## v24
==> flow/design.v (excerpt) <==
module lc4_core
   (input  wire        clk,
    input  wire        rst,
    output wire [15:0] o_cur_pc,
    input  wire [15:0] i_cur_insn,
    output wire [15:0] o_dmem_addr,
    input  wire [15:0] i_cur_dmem_data,
    output wire        o_dmem_we,
    output wire [15:0] o_dmem_towrite,
    output wire [1:0]  test_stall,
    output wire [15:0] test_cur_pc,
    output wire [15:0] test_cur_insn,
    output wire        test_regfile_we,
    output wire [2:0]  test_regfile_wsel,
    output wire [15:0] test_regfile_data,
    output wire        test_nzp_we,
    output wire [2:0]  test_nzp_new_bits,
    output wire        test_dmem_we,
    output wire [15:0] test_dmem_addr,
    output wire [15:0] test_dmem_data
    );
Size in the first run: roughly 6200 cells after synthesis, about 520 flip-flops, ~170 I/O pins, roughly 0.046 sq mm of cells after synthesis.
export LEC_CHECK = 0
export CAP_MARGIN = 20
export CORE_MARGIN = 2
export CORE_UTILIZATION = 27
export CTS_CLUSTER_DIAMETER = 23
export CTS_CLUSTER_SIZE = 11
export GPL_ROUTABILITY_DRIVEN = 0
export GPL_TIMING_DRIVEN = 1
export PLACE_DENSITY = 0.54
export SLEW_MARGIN = 20
create_clock -name core_clock -period 56.4 [get_ports {clk}]
run.sh (not shown) runs the stock make flow with config.mk's settings and CLKGATE_MAP_FILE=.
--- input diff v24..v6 ---
Settings: an added TNS_END_PERCENT of 20; a deleted CTS_CLUSTER_DIAMETER that had been 23; a deleted CTS_CLUSTER_SIZE that had been 11; a deleted GPL_ROUTABILITY_DRIVEN that had been 0; a deleted PLACE_DENSITY that had been 0.54; a change of CORE_UTILIZATION from 27 to 40; a change of GPL_TIMING_DRIVEN from 1 to 0; a change of the clock period (ns, I/O delays scaled along) from 56.4 to 40.0.
[summary]
Compared with v24, v6 shows a aggregate routed wire length that is 17% higher. Detail-routed net length per standard cell (v6 vs. v24) increases by more than 10%. In the tables for v6 and v24, data-path buffer share of cell area in the final layout reads higher with v6. Lower logic depth of the worst path, buffers included was reported by v24, not v6. The global-route usage in v6 sits 16 points above the value recorded for v24. v6 ended with more flop share of the area than v24.
Relative to v6, the following input files were edited for v44:
Settings: clearing GPL_TIMING_DRIVEN, which used to be 0; swapping 40 for 58 in CORE_UTILIZATION; putting ABC_AREA at 1 where nothing was set; putting CTS_CLUSTER_DIAMETER at 253 where nothing was set; clearing TNS_END_PERCENT, which used to be 20; swapping 40.0 for 24.7 in the clock period (ns, I/O delays scaled along).
==> results <==
- When v44 is set beside v6, its final worst-path cycle share turns out to be 33 points larger.
- In the metrics for v44 and v6, the one carrying the higher clock buffer count in the final layout is v44.
- Looking at routed wire length across v44 and v6, the one that comes out higher is v6.
- Re total cells reported by yosys after synthesis: v6 was lower than v44.
- [flow] v44 | stages: complete | final checks: fail | reason: setup timing
- v6 was carried through to the last stage, and its layout satisfied the timing, DRC and antenna checks.
- [compare] base=v6 new=v44: area of the mapped netlist went down, via count went up, flip-flop count did not really move.
- In the tables for v44 and v6, global routing usage on met2 reads higher with v44.
- Taking v6 as the reference, in v44 post-cts repair resize count went up by 133, synthesis-to-layout area growth picked up an extra 23 points.
[inputs] v9 vs v44
Settings: the clock period (ns, I/O delays scaled along) changed from 24.7 to 21.7.
==> results <==
In v9 the implementation completed, yet the final layout does not meet the checks, the culprit being setup timing.
From v44 to v9 the numbers moved as follows: final design instance area without fill went down 2.2%.
Taking v44 as the reference point, the detail-routed via count per cell of v9 rises by 0.30%.
Setup slack was lower in v9 than in v44.
v9: met3 routing resource usage after global routing 0.62 points below v44
v44 has higher logic area than v9.
On global-route track usage on met1: v9 sits below v44.
Non-clock buffer count (v9 / v44): 0.931
v9: global-route met2 utilization is 1.3 points lower than what v44 reported.
Against v44 as the reference, v9 delivers a lower register-to-register slack.
